==> v37: inputs <==
Design CentralProcessingUnit, start of the top module:
module CentralProcessingUnit (
  input clock,
  input reset,
  input handInterruptSignalIn,
  input [15:0] IF_memory_read,
  output [15:0] IF_address,
  input [15:0] MEM_memory_read,
  output [1:0] MEM_memory_control,
  output [15:0] MEM_memory_address,
  output [15:0] MEM_target_value,
  output [175:0] register_value
);
Settings: LEC_CHECK=0, CAP_MARGIN=20, CELL_PAD_IN_SITES_GLOBAL_PLACEMENT=2, CORE_MARGIN=2, CORE_UTILIZATION=26, CTS_CLUSTER_DIAMETER=44, CTS_CLUSTER_SIZE=27, GPL_TIMING_DRIVEN=1, MAX_ROUTING_LAYER=met4, PLACE_DENSITY_LB_ADDON=0.1, SETUP_SLACK_MARGIN=1.32, SLEW_MARGIN=20, TNS_END_PERCENT=30; clock period 9.42 ns.
run.sh (not shown) runs the stock make flow with config.mk's settings and CLKGATE_MAP_FILE=.
==> inputs of v23, as changes to v37 <==
==> flow/config.mk (replaced) <==
export PLATFORM = sky130hd
export DESIGN_NAME = CentralProcessingUnit
export DESIGN_NICKNAME = CentralProcessingUnit
export VERILOG_FILES = /design/flow/design.v
export SDC_FILE = /design/flow/constraint.sdc
export NUM_CORES = 4
export LEC_CHECK = 0
export CAP_MARGIN = 20
export CELL_PAD_IN_SITES_GLOBAL_PLACEMENT = 3
export CORE_ASPECT_RATIO = 0.55
export CORE_MARGIN = 5
export CORE_UTILIZATION = 53
export CTS_CLUSTER_DIAMETER = 109
export MAX_ROUTING_LAYER = met4
export PLACE_DENSITY_LB_ADDON = 0.22
export SLEW_MARGIN = 20
export TNS_END_PERCENT = 10
==> flow/constraint.sdc (replaced) <==
create_clock -name core_clock -period 8.1 [get_ports {clock}]
set_input_delay 1.6200 -clock core_clock [delete_from_list [all_inputs] [get_ports {clock}]]
set_output_delay 1.6200 -clock core_clock [all_outputs]
set_load 0.01 [all_outputs]
==> qor.yml <==
run_status:
  status: "timing/DRC/antenna clean"
grt:
  grt_use_met1_pct: 35.7
sta:
  setup_tns_ps: 0
worst_hold_path:
  hold_start: "hardwareHandler.handSignalCache[1]$_DFF_PN1_"
# the run above: v37

==> qor.yml <==
run_status:
  firstError: "[ERROR FLW-0024] Place density exceeds 1.0 (current PLACE_DENSITY_LB_ADDON =  0.22). Please check if the value of  PLACE_DENSITY_LB_ADDON is between 0 and 0.99."
  lastStage: "global placement without I/O"
  status: "did not finish"
yosys:
  netlist_top_cells_count: "dfrtn_1 (353), nand2_1 (345), o21ai_0 (310)"
# the run above: v23



==> inputs of v28 <==
Starting RTL as in the previous note.
// CentralProcessingUnit
module CentralProcessingUnit (
  input clock,
  input reset,
  input handInterruptSignalIn,
  input [15:0] IF_memory_read,
  output [15:0] IF_address,
  input [15:0] MEM_memory_read,
  output [1:0] MEM_memory_control,
  output [15:0] MEM_memory_address,
  output [15:0] MEM_target_value,
  output [175:0] register_value
);
export LEC_CHECK = 0
export ABC_AREA = 0
export CAP_MARGIN = 20
export CORE_ASPECT_RATIO = 1.6
export CORE_MARGIN = 3
export CORE_UTILIZATION = 45
export CTS_CLUSTER_DIAMETER = 133
export GPL_TIMING_DRIVEN = 1
export MAX_ROUTING_LAYER = met4
export PLACE_DENSITY_LB_ADDON = 0.21
export SETUP_SLACK_MARGIN = -0.61
export SLEW_MARGIN = 15
export TNS_END_PERCENT = 25
create_clock -name core_clock -period 11.2 [get_ports {clock}]
==> v8 (differences from v28) <==
==> flow/config.mk (replaced) <==
export PLATFORM = sky130hd
export DESIGN_NAME = CentralProcessingUnit
export DESIGN_NICKNAME = CentralProcessingUnit
export VERILOG_FILES = /design/flow/design.v
export SDC_FILE = /design/flow/constraint.sdc
export NUM_CORES = 4
export LEC_CHECK = 0
export CAP_MARGIN = 20
export CORE_MARGIN = 2
export CORE_UTILIZATION = 72
export CTS_CLUSTER_SIZE = 41
export PLACE_DENSITY_LB_ADDON = 0.22
export SLEW_MARGIN = 20
==> flow/constraint.sdc (replaced) <==
create_clock -name core_clock -period 9.73 [get_ports {clock}]
set_input_delay 1.9460 -clock core_clock [delete_from_list [all_inputs] [get_ports {clock}]]
set_output_delay 1.9460 -clock core_clock [all_outputs]
set_load 0.01 [all_outputs]
==> v25 (differences from v28) <==
==> flow/config.mk (replaced) <==
export PLATFORM = sky130hd
export DESIGN_NAME = CentralProcessingUnit
export DESIGN_NICKNAME = CentralProcessingUnit
export VERILOG_FILES = /design/flow/design.v
export SDC_FILE = /design/flow/constraint.sdc
export NUM_CORES = 4
export LEC_CHECK = 0
export CAP_MARGIN = 20
export CORE_MARGIN = 2
export CORE_UTILIZATION = 51
export GPL_TIMING_DRIVEN = 1
export MAX_ROUTING_LAYER = met4
export PLACE_DENSITY_LB_ADDON = 0.21
export SETUP_SLACK_MARGIN = 1.29
export SLEW_MARGIN = 15
==> flow/constraint.sdc (replaced) <==
create_clock -name core_clock -period 18.9 [get_ports {clock}]
set_input_delay 3.7800 -clock core_clock [delete_from_list [all_inputs] [get_ports {clock}]]
set_output_delay 3.7800 -clock core_clock [all_outputs]
set_load 0.01 [all_outputs]
==> comparison table <==
item	v8	v28	v25
Run status	complete, but fails checks	timing/DRC/antenna clean	timing/DRC/antenna clean
Layout check failures	setup timing	-	-
Pwr dens	282 nW/um2	233 nW/um2	141 nW/um2
Clock tree buffer count of the final layout	75	71	80
Detailed Route WL	137 mm	139 mm	130 mm
Leakage power figure	15.9 nW	15.9 nW	15.6 nW
Global routing met2 resource utilization	0.794	0.600	0.542
Critical Path Sink	programCounterForwarder_2.temp[1]	programCounterForwarder_2.temp[4]	programCounterForwarder_2.temp[4]
Via-per-instance ratio	7.80	6.18	6.59
Count of placed standard cells in the final layout, fillers left out	4261	4627	4469
Number of stages on the worst setup path	14	13	12
Die boundary height	219 um	350 um	260 um
Worst-margin pin slew	1230 ps	1100 ps	1120 ps
Wire length of the first global-routing pass	201 mm	201 mm	190 mm
Floorplan-stage core utilization	0.732	0.457	0.517
Top routing layer used	met5	met4	met4
Clock-pin slew on the worst setup and hold paths	70 ps	60 ps	70 ps
Detailed Route Iter0 Violations	7831	2507	4108
Total clock buffers created by CTS	53	52	58
GP Congestion	1.12	1.08	1.03
No activity file was given, so power comes from the tool's default toggle rates.
